Design sdram_logger, start of the top module:
module sdram_logger (
    input         clk,           
    input         rst_n,         
    input  [23:0] timestamp,     
    input  [79:0] geig_data,     
    input  [79:0] mag_data,      
    input         next_byte,     
    input  [15:0] sdram_dq_in,   
    output [15:0] sdram_dq_out,  
    output        sdram_dq_oe,   
    output [12:0] sdram_a,
    output [1:0]  sdram_ba,
    output        sdram_clk_en,
    output        sdram_cke,
    output        sdram_cs,
    output        sdram_ras,
    output        sdram_cas,
    output        sdram_we,
    output        sdram_dqml,
    output        sdram_dqmu,
    output [7:0]  byte_out       
);
wire        sdram_status;
wire [15:0] data_read;
wire        next_read, next_write, read_cmd;
wire [15:0] mc_data_out;
wire [1:0]  mc_ba_out, mc_cmd_out;
wire [8:0]  mc_col_out;
wire [12:0] mc_row_out;
wire [1:0]  ba_read, ba_write;
  ...
clock: 14.0 ns
lec_check: 0
abc_area: 1
cap_margin: 5
core_margin: 2
core_utilization: 40
cts_cluster_diameter: 289
cts_cluster_size: 13
max_routing_layer: met4
slew_margin: 20
tns_end_percent: 40
run.sh (not shown) runs the stock make flow with config.mk's settings and CLKGATE_MAP_FILE=.
Next try:
Settings changed: ABC_AREA 1 to default, CAP_MARGIN 5 to 20, CELL_PAD_IN_SITES_DETAIL_PLACEMENT from default to 2, CTS_CLUSTER_DIAMETER 289 to default, CTS_CLUSTER_SIZE 13 to default, GPL_ROUTABILITY_DRIVEN from default to 0, MAX_ROUTING_LAYER met4 to default, TNS_END_PERCENT 40 to default.
Result: The new run produced a clean layout; synthesized area is higher by about 1%; power goes up by 18%; wire length climbs by 61%; sequential share of layout area goes down by 1.5 points.
Next try:
Settings changed: CELL_PAD_IN_SITES_DETAIL_PLACEMENT 2 to default, GPL_ROUTABILITY_DRIVEN 0 to default.
Clock period 14.0 ns to 14.3 ns, I/O delays scaled along.
Outcome: Power falls by 4.6%. Worst setup slack improved by 810 ps. Register-to-register slack improved by 390 ps. Via count falls by 15%. Non-clock buffer count rises by 2. Clock power falls by about 3%. Critical path depth does not change. Hold slack got worse by 35 ps. First-iteration DRC count falls by 39%. Count of clock-buffer cells in the layout falls by 9. Sequential power falls by about 3%.

---

Setup of indigo:
sdram_logger again, from the RTL that the note above started with.
clock: 7.76 ns
lec_check: 0
abc_area: 0
cap_margin: 5
cell_pad_in_sites_detail_placement: 1
cell_pad_in_sites_global_placement: 0
core_aspect_ratio: 0.92
core_margin: 5
core_utilization: 40
cts_cluster_size: 87
gpl_routability_driven: 0
max_routing_layer: met5
min_routing_layer: met2
place_density: 0.47
setup_slack_margin: 1.56
slew_margin: 10
tns_end_percent: 40
Complete run, failing final checks: indigo, reason setup timing.
Input changes introduced in harbor (baseline for comparison: indigo):
# indigo
export LEC_CHECK = 0
export ABC_AREA = 0
export CAP_MARGIN = 5
export CELL_PAD_IN_SITES_DETAIL_PLACEMENT = 1
export CELL_PAD_IN_SITES_GLOBAL_PLACEMENT = 0
export CORE_ASPECT_RATIO = 0.92
export CORE_MARGIN = 5
export CORE_UTILIZATION = 40
export CTS_CLUSTER_SIZE = 87
export GPL_ROUTABILITY_DRIVEN = 0
export MAX_ROUTING_LAYER = met5
export MIN_ROUTING_LAYER = met2
export PLACE_DENSITY = 0.47
export SETUP_SLACK_MARGIN = 1.56
export SLEW_MARGIN = 10
export TNS_END_PERCENT = 40
create_clock -name core_clock -period 7.76 [get_ports {clk}]
# harbor
export LEC_CHECK = 0
export CAP_MARGIN = 20
export CORE_MARGIN = 2
export CORE_UTILIZATION = 40
export SLEW_MARGIN = 20
create_clock -name core_clock -period 21.4 [get_ports {clk}]
### Flow results
harbor: done, clean on timing, DRC and antenna. Row required time of the worst setup path: harbor higher / indigo lower. Of the two values seen for cell with the largest stage delay on the worst path, sky130_fd_sc_hd__or4_4 was produced by indigo and sky130_fd_sc_hd__or4_1 by harbor. indigo → harbor: fraction of power consumed by sequential logic increased by 1.0 points relative to the old numbers, number of gates given a new drive strength after cts went down by 309. Looking at post-CTS setup buffer count, harbor sits below indigo. As of harbor, wire length of the first global-routing pass had fallen by more than 10% compared to indigo. Area added between synthesis and finish delta for harbor relative to indigo: 10 points lower. Against indigo, power in harbor came out better. Wire length delta (harbor − indigo): favourable. In the reports for indigo and harbor, the larger critical path depth belongs to indigo. In the metrics for indigo and harbor, the one carrying the higher first-iteration DRC count is indigo.
Here is what was changed in the inputs of violet compared with harbor.
# harbor
export LEC_CHECK = 0
export CAP_MARGIN = 20
export CORE_MARGIN = 2
export CORE_UTILIZATION = 40
export SLEW_MARGIN = 20
create_clock -name core_clock -period 21.4 [get_ports {clk}]
# violet
export LEC_CHECK = 0
export CAP_MARGIN = 20
export CORE_MARGIN = 2
export CORE_UTILIZATION = 55
export SLEW_MARGIN = 20
create_clock -name core_clock -period 13.1 [get_ports {clk}]
Notes after the runs:
- Filler-free cell count of the finished design is higher on harbor
- Post-synthesis share of cell area spent on full adders, half adders and majority gates: harbor vs violet identical
- The more densely filled core belongs to violet, not harbor.
- Taking harbor as the reference, in violet number of global-route vias before repair rose by about 4.3%, total number of vias moved up, first-pass GRT wire length shows an increase of 0.41%, logic share of the area has increased, worst-case clock skew fell 0.0096 ns.
- Looking at first element of the critical path, the timestamp[8] result is from harbor; the timestamp[15] one comes from violet.
- Register-to-register slack for violet is lower than for harbor.
- violet vs harbor, die size went down by 27%.
Relative to violet, the following input files were edited for amber:
# violet
export LEC_CHECK = 0
export CAP_MARGIN = 20
export CORE_MARGIN = 2
export CORE_UTILIZATION = 55
export SLEW_MARGIN = 20
create_clock -name core_clock -period 13.1 [get_ports {clk}]
# amber
export LEC_CHECK = 0
export CAP_MARGIN = 20
export CORE_MARGIN = 2
export CORE_UTILIZATION = 66
export CTS_CLUSTER_DIAMETER = 388
export PLACE_DENSITY = 0.35
export SLEW_MARGIN = 20
create_clock -name core_clock -period 7.29 [get_ports {clk}]
==> comparison <==
- From the logs: amber reached the end of the flow and failed the layout checks with setup timing.
- In amber, net count of the finished layout is higher than in violet.
- Re quantity of hold-fixing buffers added after cts: no difference whatsoever between amber and violet.
- Final area for amber is higher than for violet.
- In the metrics for amber and violet, the one carrying the lower final non-filler cell total is amber.
For sierra, these inputs were changed with respect to amber:
# amber
export LEC_CHECK = 0
export CAP_MARGIN = 20
export CORE_MARGIN = 2
export CORE_UTILIZATION = 66
export CTS_CLUSTER_DIAMETER = 388
export PLACE_DENSITY = 0.35
export SLEW_MARGIN = 20
create_clock -name core_clock -period 7.29 [get_ports {clk}]
# sierra
export LEC_CHECK = 0
export CAP_MARGIN = 20
export CORE_MARGIN = 2
export CORE_UTILIZATION = 40
export SLEW_MARGIN = 20
create_clock -name core_clock -period 13.1 [get_ports {clk}]
Results
- Mean instance size in the synthesized netlist came out exactly the same in sierra and amber.
- From amber to sierra, remaining antenna violation count after routing did not move at all.
- sierra did not stop at any stage, and its layout met the timing, design-rule and antenna checks.
- Taking amber as the reference, in sierra switching share of power dropped 0.47 points, non-clock buffer count went down, routed wirelength normalized by instance count fell by 2.1 um, largest net degree at the start of global routing has decreased.
- Diff amber -> sierra: utilization after layout went down by 32 points, count of clock buffers in the final design decreased 4.5%.
- sierra against amber: final area down about 0.3%; die outline area increased by 33000 um^2 relative to the old numbers.
The inputs of fjord differ from those of sierra as listed below.
# sierra
export LEC_CHECK = 0
export CAP_MARGIN = 20
export CORE_MARGIN = 2
export CORE_UTILIZATION = 40
export SLEW_MARGIN = 20
create_clock -name core_clock -period 13.1 [get_ports {clk}]
# fjord
export LEC_CHECK = 0
export CAP_MARGIN = 20
export CORE_MARGIN = 2
export CORE_UTILIZATION = 67
export CTS_CLUSTER_DIAMETER = 400
export PLACE_DENSITY = 0.39
export SLEW_MARGIN = 20
create_clock -name core_clock -period 7.29 [get_ports {clk}]
Notes after the runs:
Relative to sierra, wire length of the first global-routing pass has increased by about 2.1% in fjord.
Wire: fjord routes more than sierra
Higher row count was reported by sierra, not fjord.
Re maximum buffer depth of the clock tree: no difference whatsoever between fjord and sierra.
Although fjord finished all stages, its layout failed final checks on setup timing.
Clock buffer and inverter area fraction after layout, sierra and fjord: smaller value in fjord
In fjord, slew of the pin with the lowest slew margin is lower than in sierra.
Against sierra, fjord comes in 93% higher on met3 wire length.
Looking at final cell count, fjord sits 342 lower than sierra does.
Compare sierra and fjord | combinational power higher: fjord

---

Setup of nickel:
Starting RTL as in the previous note.
## sdram_logger
module sdram_logger (
    input         clk,           
    input         rst_n,         
    input  [23:0] timestamp,     
    input  [79:0] geig_data,     
    input  [79:0] mag_data,      
    input         next_byte,     
    input  [15:0] sdram_dq_in,   
    output [15:0] sdram_dq_out,  
    output        sdram_dq_oe,   
    output [12:0] sdram_a,
    output [1:0]  sdram_ba,
    output        sdram_clk_en,
    output        sdram_cke,
    output        sdram_cs,
    output        sdram_ras,
    output        sdram_cas,
    output        sdram_we,
    output        sdram_dqml,
    output        sdram_dqmu,
    output [7:0]  byte_out       
);
clock: 7.76 ns
lec_check: 0
abc_area: 1
cap_margin: 0
cell_pad_in_sites_detail_placement: 1
cell_pad_in_sites_global_placement: 0
core_aspect_ratio: 1.59
core_margin: 5
core_utilization: 40
cts_cluster_size: 94
gpl_routability_driven: 1
gpl_timing_driven: 0
max_routing_layer: met4
min_routing_layer: met1
place_density_lb_addon: 0.15
setup_slack_margin: 1.56
slew_margin: 15
tns_end_percent: 90
Edits applied to the flow inputs when going from nickel to yarrow:
Settings: CORE_ASPECT_RATIO removed (was 1.59); SETUP_SLACK_MARGIN removed (was 1.56); MAX_ROUTING_LAYER removed (was met4); CELL_PAD_IN_SITES_GLOBAL_PLACEMENT removed (was 0); CAP_MARGIN changed from 0 to 20; CTS_CLUSTER_SIZE removed (was 94); CORE_MARGIN changed from 5 to 2; SLEW_MARGIN changed from 15 to 20; ABC_AREA removed (was 1); TNS_END_PERCENT removed (was 90); PLACE_DENSITY_LB_ADDON removed (was 0.15); GPL_ROUTABILITY_DRIVEN removed (was 1); MIN_ROUTING_LAYER removed (was met1); CELL_PAD_IN_SITES_DETAIL_PLACEMENT removed (was 1); GPL_TIMING_DRIVEN removed (was 0); the clock period (ns, I/O delays scaled along) changed from 7.76 to 14.0.
==> comparison <==
Taking yarrow as 1.0, nickel lands at 1.3 on routed wire length.
Diff nickel -> yarrow: insertion delay at the late pin of the worst-skew pair comparable, clock skew shows an increase of 0.0050 ns.
Buffer count from post-CTS setup fixing in yarrow is 65 lower than in nickel
### yarrow -> xenon
Settings: swapping 14.0 for 11.7 in the clock period (ns, I/O delays scaled along).
Results
| switching share of power | xenon vs yarrow | ≈ equal |. The sum of overflow across all layers after global routing was comparable across xenon and yarrow. Against yarrow, xenon comes in 0.91% higher on global-route wire length before repair. The average wire length per cell after detail routing on yarrow is in line with that on xenon. Non-clock buffer count: xenon vs yarrow up about 9%. xenon ended with more pin count of the biggest net entering global routing than yarrow. Hold slack delta for xenon relative to yarrow: 0.026 ns higher. In xenon, routed length on met2 is higher than in yarrow. Compared with yarrow, xenon shows required time of the critical path lower by 1.16 ns. Any difference in power share of the clock group between xenon and yarrow is small enough to ignore.
## Diff of input files: garnet against xenon
Settings: CAP_MARGIN: 20 -> 0; CORE_UTILIZATION: 40 -> 71; CTS_CLUSTER_SIZE: unset -> 34; the clock period (ns, I/O delays scaled along): 11.7 -> 7.25.
Notes after the runs:
When garnet is set beside xenon, its sequential portion of the cell area turns out to be 0.30 points larger. The starting utilization of the core area in garnet sits 32 points above the value recorded for xenon. Taking xenon as the reference point, the total of cells resized after clock tree synthesis of garnet rises by 64. Of garnet and xenon, the run reporting the higher cell count was xenon. Compared with xenon, in garnet met1 capacity usage during global routing +23 points, global-route usage increased by 19 points relative to the old numbers, overall die area moved down, portion of total power attributed to the clock network down 2.9 points. Although garnet finished all stages, its layout failed final checks on negative setup slack. Looking at setup slack, garnet sits below xenon.
Setup changes, garnet to cedar
Settings: CTS_CLUSTER_SIZE now 33, was 34; CORE_UTILIZATION now 72, was 71; CTS_CLUSTER_DIAMETER now 26, previously not set; SETUP_SLACK_MARGIN now 1.73, previously not set; CAP_MARGIN now 15, was 0.
- Of garnet and cedar, only cedar fails to reach the end of the flow.
- garnet finished all stages; layout check result: FAIL, due to negative setup slack.
- cedar did not finish; a tool error ended it in 5_1_grt.
- Number of cells produced by synthesis came out exactly the same in garnet and cedar.
- As far as number of nets at floorplan goes, garnet and cedar are indistinguishable; the numbers are identical.
- In terms of count of different cell masters after synthesis, garnet and cedar differ only marginally.
- As far as mean post-synth cell area goes, cedar and garnet are indistinguishable; the numbers are identical.
- Relative to garnet, final RePlAce weighted congestion has increased by 1.4% in cedar.
- Going from garnet to cedar, cell area reported after detailed placement grew slightly.
- cedar -> garnet: hold buffer count at CTS delta 0, exact match
- The floorplan-stage core utilization reported for cedar is greater than that of garnet by 0.46 points.
- The die size in cedar sits 1.4% below the value recorded for garnet.
- cedar vs garnet: number of clock buffers inserted by TritonCTS up by more than 100%
- cedar: height of the die is 1.5 µm lower than what garnet reported.
Power is estimated from default activity; no workload was simulated.
